==> flow/design.v (excerpt) <==
module  CED(
  input  clk,
  input  rst,
  input  enable,
  output reg ird,
  input  [7:0] idata,	
  output reg [13:0] iaddr,
  output reg cwr_mag_0,
  output reg [12:0] cdata_mag_wr0,
  output reg crd_mag_0,
  input  [12:0] cdata_mag_rd0,
  output reg [13:0] caddr_mag_0,
  output reg cwr_ang_0,
  output reg [12:0] cdata_ang_wr0,
  output reg crd_ang_0,
  input  [12:0] cdata_ang_rd0,
  output reg [13:0] caddr_ang_0,
  output reg cwr1,
  output reg [12:0] cdata_wr1,
  output reg crd1,
  input  [12:0] cdata_rd1,
  output reg [13:0] caddr_1,
  output reg cwr2,
  output reg [12:0] cdata_wr2,
  output reg [13:0] caddr_2,
  output done
);
For scale: about 3000 cells after synthesis, about 180 I/O pins, ~24000 sq um of cells after synthesis.
clock: 4.37 ns
lec_check: 0
abc_area: 1
cap_margin: 35
cell_pad_in_sites_detail_placement: 0
cell_pad_in_sites_global_placement: 3
core_aspect_ratio: 1.33
core_margin: 6
core_utilization: 40
cts_cluster_size: 51
gpl_routability_driven: 1
hold_slack_margin: 0.04
max_routing_layer: met4
place_density_lb_addon: 0.1
setup_slack_margin: 0.66
slew_margin: 30
run.sh (not shown) runs the stock make flow with config.mk's settings and CLKGATE_MAP_FILE=.
The baseline finished with timing, DRC and antenna clean.
Edit:
==> flow/config.mk (replaced) <==
export PLATFORM = sky130hd
export DESIGN_NAME = CED
export DESIGN_NICKNAME = CED
export VERILOG_FILES = /design/flow/design.v
export SDC_FILE = /design/flow/constraint.sdc
export NUM_CORES = 4
export LEC_CHECK = 0
export CAP_MARGIN = 20
export CORE_MARGIN = 2
export CORE_UTILIZATION = 66
export SLEW_MARGIN = 20
==> flow/constraint.sdc (replaced) <==
create_clock -name core_clock -period 4.14 [get_ports {clk}]
set_input_delay 0.8280 -clock core_clock [delete_from_list [all_inputs] [get_ports {clk}]]
set_output_delay 0.8280 -clock core_clock [all_outputs]
set_load 0.01 [all_outputs]
Result: Now the flow completed, yet does not pass: setup timing; power went up by about 8%; cell area went down by 3.2%; setup slack is worse by 0.97 ns; via count went down by about 5.6%; die area falls by 46%; non-clock buffer count went up by 87.
Edit:
--- a/flow/config.mk
+++ b/flow/config.mk
@@ -9,3 +9,3 @@
 export CORE_MARGIN = 2
-export CORE_UTILIZATION = 66
+export CORE_UTILIZATION = 40
 export SLEW_MARGIN = 20
==> flow/constraint.sdc (replaced) <==
create_clock -name core_clock -period 4.76 [get_ports {clk}]
set_input_delay 0.9520 -clock core_clock [delete_from_list [all_inputs] [get_ports {clk}]]
set_output_delay 0.9520 -clock core_clock [all_outputs]
set_load 0.01 [all_outputs]
What happened: Now the flow completed without violations. Worst hold slack loses 0.0030 ns. Combinational power shrinks by about a fifth. Cell count climbs by a few percent. Design area decreases by a few percent. Sequential power decreases by roughly a tenth. Synthesized cell count stays the same. Wire length shrinks by a few percent. Setup slack gains 0.41 ns. Critical path depth fell by 6. Die area climbs by well over a third. Total power decreases by roughly a tenth.
Edit:
--- a/flow/config.mk
+++ b/flow/config.mk
@@ -9,3 +9,5 @@
 export CORE_MARGIN = 2
-export CORE_UTILIZATION = 40
+export CORE_UTILIZATION = 58
+export CTS_CLUSTER_DIAMETER = 299
+export PLACE_DENSITY = 0.37
 export SLEW_MARGIN = 20
==> flow/constraint.sdc (replaced) <==
create_clock -name core_clock -period 4.23 [get_ports {clk}]
set_input_delay 0.8460 -clock core_clock [delete_from_list [all_inputs] [get_ports {clk}]]
set_output_delay 0.8460 -clock core_clock [all_outputs]
set_load 0.01 [all_outputs]
After rerunning:
- With this change the flow completed, yet does not pass: setup timing
- cell area climbs by 2.7%
- die size went down by 31%
- power rises by 11%
- routed wire length falls by 0.90%
- sequential share of layout area drops by 0.96 points
- setup slack degrades by 0.22 ns
- count of clock-buffer cells in the layout came out lower by 3
- first-iteration DRC count went down by 17%
- via count increases by 2.4%
- non-clock buffer count increases by 88

== north ==
CED again, from the RTL that the note above started with.
Settings: LEC_CHECK=0, CAP_MARGIN=20, CORE_MARGIN=2, CORE_UTILIZATION=71, CTS_CLUSTER_DIAMETER=231, CTS_CLUSTER_SIZE=36, SETUP_SLACK_MARGIN=0.19, SLEW_MARGIN=20; clock period 3.37 ns.
north failed in global routing with GRT-0232.
Setup changes, north to south
- an added PLACE_DENSITY_LB_ADDON of 0.24
- a change of CORE_UTILIZATION from 71 to 72
- a deleted SETUP_SLACK_MARGIN that had been 0.19
- a deleted CTS_CLUSTER_DIAMETER that had been 231
- a deleted CTS_CLUSTER_SIZE that had been 36
- an added ABC_AREA of 1
- a change of the clock period (ns, I/O delays scaled along) from 3.37 to 4.21
Results
south closes out successfully: all stages finished, all timing, DRC and antenna checks passed.
Number of buffers inserted by post-CTS setup repair in south is 66 lower than in north
When south is measured against north, its quantity of gates resized following cts turns out 215 lower.
Die height (south vs. north) increases slightly
Sequential element share of the synthesized area: south vs north down 2.3 points
Going from north to south, post-synthesis simple-gate area fraction grows by 5.7 points.
Yosys-reported design area after synthesis (south vs. north) increases by a few percent
Delta(total number of H-tree levels, south - north) > 0
Share of the synthesized netlist area taken by xor and xnor gates (lower): south
south ends up with a cell total after placement that is 439 higher than in north.
Delta (south minus north): overall chip area now larger; gate count after technology mapping picked up an extra 643.
[inputs] east vs south
- a deleted ABC_AREA that had been 1
- a deleted PLACE_DENSITY_LB_ADDON that had been 0.24
- a change of CORE_UTILIZATION from 72 to 29
- a change of the clock period (ns, I/O delays scaled along) from 4.21 to 7.5
Notes after the runs:
In summary, east completed successfully, with a layout that passed the timing, design-rule and antenna checks.
Summary of east over south: number of cells on the critical path -4; utilization of the core after routing -49 points.
Delta (east minus south): largest buffer count on any clock path about even, count of cells along the worst hold path now smaller.
Cmp south and east / critical path data required time / higher: east
Simple logic cell fraction of the synthesized area in east is 5.7 points below south.
east vs. south: worst setup slack went up by 1.59 ns.
Looking at clock latency reported for the late side of the worst-skew pair across south and east, the one that comes out higher is east.
Final worst-path cycle share, south and east: lower on east
Setup changes, east to west
- changing the clock period (ns, I/O delays scaled along) from 7.5 to 4.76
==> comparison <==
- All of east and west finish clean.
- Compared with east, in west via count rose by 0.69%; number of signal-net buffers in the layout +22%; worst setup slack after layout has decreased; synthesized area per cell flat; cell area increased by 1.6% relative to the old numbers.
- Diff west..east | cts-stage hold buffer count | unchanged
- Compared to east, west has final core utilization 0.58 points higher.
- NOTE first-pass GRT wire length east->west increased slightly
The inputs of middle differ from those of west as listed below.
- CORE_UTILIZATION changed from 29 to 40
- the clock period (ns, I/O delays scaled along) changed from 4.76 to 5.0
Notes after the runs:
What west reported for die footprint has to be multiplied by 0.73 to get the figure for middle.
Area overhead of the layout relative to synthesis, middle and west: smaller value in middle
Summary — total power, middle relative to west: lower, by 6.9%.
west → middle: post-route core utilization increased by 13 points relative to the old numbers; worst hold slack decreased by 0.0097 ns relative to the old numbers; clock network power share decreased by 0.9 points relative to the old numbers.

== lane 1 ==
CED again, from the RTL that the note above started with.
==> flow/config.mk <==
export PLATFORM = sky130hd
export DESIGN_NAME = CED
export DESIGN_NICKNAME = CED
export VERILOG_FILES = /design/flow/design.v
export SDC_FILE = /design/flow/constraint.sdc
export NUM_CORES = 4
export LEC_CHECK = 0
export ABC_AREA = 1
export CAP_MARGIN = 20
export CORE_MARGIN = 2
export CORE_UTILIZATION = 72
export CTS_CLUSTER_DIAMETER = 354
export CTS_CLUSTER_SIZE = 14
export PLACE_DENSITY_LB_ADDON = 0.24
export SLEW_MARGIN = 20
==> flow/constraint.sdc <==
create_clock -name core_clock -period 3.52 [get_ports {clk}]
set_input_delay 0.7040 -clock core_clock [delete_from_list [all_inputs] [get_ports {clk}]]
set_output_delay 0.7040 -clock core_clock [all_outputs]
set_load 0.01 [all_outputs]
Lane 1 -> stages 100% | layout checks FAIL | setup timing
--- input diff lane 1..lane 2 ---
Settings: a deleted PLACE_DENSITY_LB_ADDON that had been 0.24; a deleted CTS_CLUSTER_DIAMETER that had been 354; a change of CTS_CLUSTER_SIZE from 14 to 92; an added PLACE_DENSITY of 0.35; a change of the clock period (ns, I/O delays scaled along) from 3.52 to 3.59.
Results
- As far as synthesized cell count goes, lane 2 and lane 1 are indistinguishable; the numbers are identical.
- What lane 2 reported for power has to be multiplied by 0.869 to get the figure for lane 1.
- For the final standard cell utilization of the core, lane 2 came in 0.60 points higher than lane 1 did.
- Lane 2 against lane 1; total routed wirelength is down by a little under 10%.
- On cell area power density, the lower figure sits with lane 1, not lane 2.
- In the reports for lane 2 and lane 1, the smaller met3 wirelength from detailed routing belongs to lane 2.
- Lane 2 against lane 1; global-route wire length before repair is down slightly.
- Cell area was lower in the run labelled lane 1.
- Lane 2 vs lane 1: portion of total power attributed to the clock network up in lane 2
- Lane 2 vs lane 1: peak clock frequency supported by timing down in lane 2
- Run comparison: lane 2 cell with the largest stage delay on the worst path sky130_fd_sc_hd__xor2_2; lane 1 cell with the largest stage delay on the worst path sky130_fd_sc_hd__dfrtp_1
- From the logs: lane 2 reached the end of the flow and failed the layout checks with setup timing.
Setup changes, lane 2 to lane 3
Settings: ABC_AREA no longer set, was 1; CTS_CLUSTER_SIZE now 36, was 92; PLACE_DENSITY no longer set, was 0.35; CTS_CLUSTER_DIAMETER now 224, previously not set; the clock period (ns, I/O delays scaled along) now 3.37, was 3.59.
--- outcome ---
Lane 3 did not run to completion, as it errored out during global routing (5_1_grt).
Lane 3: area of the core region is about 6% lower than what lane 2 reported.
Final RePlAce weighted congestion (lower): lane 3
Lane 3 vs lane 2: horizontal die dimension down
Vertical die dimension went down by a few percent going from lane 2 to lane 3.
Going from lane 2 to lane 3, gate count of the mapped netlist down 643; synthesized area down 5.3%; Yosys chip area down 5.3%; yosys stat cell total down 643; die size down 1800 sq um.
Here is what was changed in the inputs of lane 4 compared with lane 3.
Settings: CTS_CLUSTER_SIZE no longer set, was 36; CTS_CLUSTER_DIAMETER no longer set, was 224; CORE_UTILIZATION now 66, was 72; the clock period (ns, I/O delays scaled along) now 4.1, was 3.37.
Lane 4 finished every stage; the final checks, however, were not passed, the failures being setup timing.
Summary of lane 4 over lane 3: weighted congestion reported at the end of routability-driven placement grew by 0.059, standard cell core area higher, worst slack after detailed placement moved up.
Compared with lane 3, overall die area in lane 4 increased by a little under 10%.

## run 1
CED again, from the RTL that the note above started with.
Design CED, start of the top module:
module  CED(
  input  clk,
  input  rst,
  input  enable,
  output reg ird,
  input  [7:0] idata,	
  output reg [13:0] iaddr,
  output reg cwr_mag_0,
  output reg [12:0] cdata_mag_wr0,
  output reg crd_mag_0,
  input  [12:0] cdata_mag_rd0,
  output reg [13:0] caddr_mag_0,
  output reg cwr_ang_0,
  output reg [12:0] cdata_ang_wr0,
  output reg crd_ang_0,
  input  [12:0] cdata_ang_rd0,
  output reg [13:0] caddr_ang_0,
  output reg cwr1,
  output reg [12:0] cdata_wr1,
  output reg crd1,
  input  [12:0] cdata_rd1,
  output reg [13:0] caddr_1,
  output reg cwr2,
  output reg [12:0] cdata_wr2,
  output reg [13:0] caddr_2,
  output done
);
  parameter INITIAL = 2'd0;
  parameter LAYER0  = 2'd1;
  parameter LAYER1  = 2'd2;
  parameter LAYER2  = 2'd3;
  parameter READ    = 2'd0;
  parameter EXECUTE = 2'd1;
  parameter WRITE   = 2'd2;
  reg  [2:0]  top_cs;
  reg  [2:0]  top_ns;
  reg  [2:0]  inner_cs;
  reg  [2:0]  inner_ns;
  reg  [13:0] p0_addr;  
  reg  [13:0] p1_addr;  
  reg  [12:0] gx_pixel;
  reg  [12:0] gy_pixel;
  reg  [5:0]  read0_cnt;
  reg  [2:0]  read1_cnt;
  reg  [3:0]  read2_cnt;
  reg  [7:0]  row_cnt;
  reg  [7:0]  column_cnt;
  reg         boundary0;
  wire        boundary;
  reg  [12:0] hys_data;
  wire        read_enable;
  wire        skip_to_write;
  wire        skip_to_write0;
  wire        skip_to_write1;
  wire        skip_to_write2;
  wire layer0_done;
  wire layer1_done;
  wire layer2_done;
  wire read0_done;
  wire read1_done;
  wire read2_done;
  wire read_done;
  assign read0_done = (read0_cnt==6'd41);
  assign read1_done = (read1_cnt==3'd6);
  assign read2_done = (read2_cnt==4'd12);
  assign layer0_done = (top_cs==LAYER0 && row_cnt==8'd126);
  assign layer1_done = (top_cs==LAYER1 && row_cnt==8'd126);
  ...
clock: 5.0 ns
lec_check: 0
cap_margin: 20
core_aspect_ratio: 1.74
core_margin: 2
core_utilization: 40
cts_cluster_size: 51
gpl_routability_driven: 0
max_routing_layer: met4
place_density_lb_addon: 0.1
slew_margin: 30
diff inputs: run 1 => run 2
Settings: SLEW_MARGIN now 20, was 30; CORE_ASPECT_RATIO no longer set, was 1.74; PLACE_DENSITY_LB_ADDON no longer set, was 0.1; MAX_ROUTING_LAYER no longer set, was met4; GPL_ROUTABILITY_DRIVEN no longer set, was 0; CTS_CLUSTER_SIZE no longer set, was 51; CELL_PAD_IN_SITES_DETAIL_PLACEMENT now 2, previously not set; the clock period (ns, I/O delays scaled along) now 2.89, was 5.0.
Findings:
- Run status, run 2: aborted in clock tree synthesis, error DPL-0033
- Changes observed in run 2 relative to run 1: placement-stage worst setup slack fell by 1.85 ns; number of placement rows fell by 25%; initial core utilization rose by 0.23 points.
- Run 1 -> run 2: number of standard cells after synthesis delta 0, exact match
- From run 1 to run 2 the numbers moved as follows: HPWL after detailed placement higher; die size roughly the same.
Relative to run 2, the following input files were edited for run 3:
Settings: swapping 40 for 68 in CORE_UTILIZATION; clearing CELL_PAD_IN_SITES_DETAIL_PLACEMENT, which used to be 2; putting CTS_CLUSTER_SIZE at 36 where nothing was set; swapping 2.89 for 3.37 in the clock period (ns, I/O delays scaled along).
==> results <==
Across run 3 and run 2, no clean finish was achieved. Run status, run 2: aborted in clock tree synthesis, error DPL-0033. The effective utilization at floorplan in run 3 sits 28 points above the value recorded for run 2. Of run 3 and run 2, run 2 shows the lower post-placement worst setup slack, with run 3 above it. Re chip area: run 3 is 41% down on run 2. Between run 3 and run 2, the chip height is lower for run 3.
The following lists how run 4 was set up differently from run 3:
Settings: CTS_CLUSTER_SIZE: 36 -> unset; CORE_UTILIZATION: 68 -> 72; TNS_END_PERCENT: unset -> 80; PLACE_DENSITY: unset -> 0.65; the clock period (ns, I/O delays scaled along): 3.37 -> 4.1.
==> comparison <==
Run 4 finished all stages; layout check result: FAIL, due to negative setup slack.
Run 3 has a lower fmax than run 4.
Number of antenna violations at the first check in global routing in run 4 vs run 3: down 3
Run 4 vs run 3: data arrival time of the critical path down in run 4
Fill cell instance count of the final layout, run 3 and run 4: higher on run 4
Comparing run 3 and run 4, met1 usage is lower on run 4.
Run 3 reports its launch point of the critical path as idata_buffer_x[3] while run 4 reports idata_buffer_x[0].
Run 4 against run 3; total number of vias is down by a little under 10%.
The detailed placer's ending HPWL of run 4 is lower than that of run 3.
In the reports for run 3 and run 4, the smaller final wirelength belongs to run 4.
Setup changes, run 4 to run 5
Settings: TNS_END_PERCENT removed (was 80); ABC_AREA newly set to 1; PLACE_DENSITY removed (was 0.65); SETUP_SLACK_MARGIN newly set to -0.28; CTS_CLUSTER_DIAMETER newly set to 373; the clock period (ns, I/O delays scaled along) changed from 4.1 to 2.7.
Findings:
The synthesized area of run 5 was inferior to that of run 4.
Comparing run 4 and run 5, the higher area enclosed by the die boundary was measured on run 5.
Run 5 did not finish; the tool stopped in clock tree synthesis with error DPL-0033.
Run 5 vs run 4, cell count listed in synth_stat.txt went up by 643.
Area fraction in xor and xnor cells, run 4 and run 5: larger value in run 4
There was hardly any difference in routability congestion estimate from global placement between run 4 and run 5.
Placed cell count: run 5 vs run 4 up about 33%
As of run 5, synthesized chip area reported by yosys had risen by a few percent compared to run 4.
[compare] base=run 4 new=run 5: share of synthesized cell area in and-or and or-and compound cells fell 2.2 points, die outline height has increased.
Power is estimated from default activity; no workload was simulated.
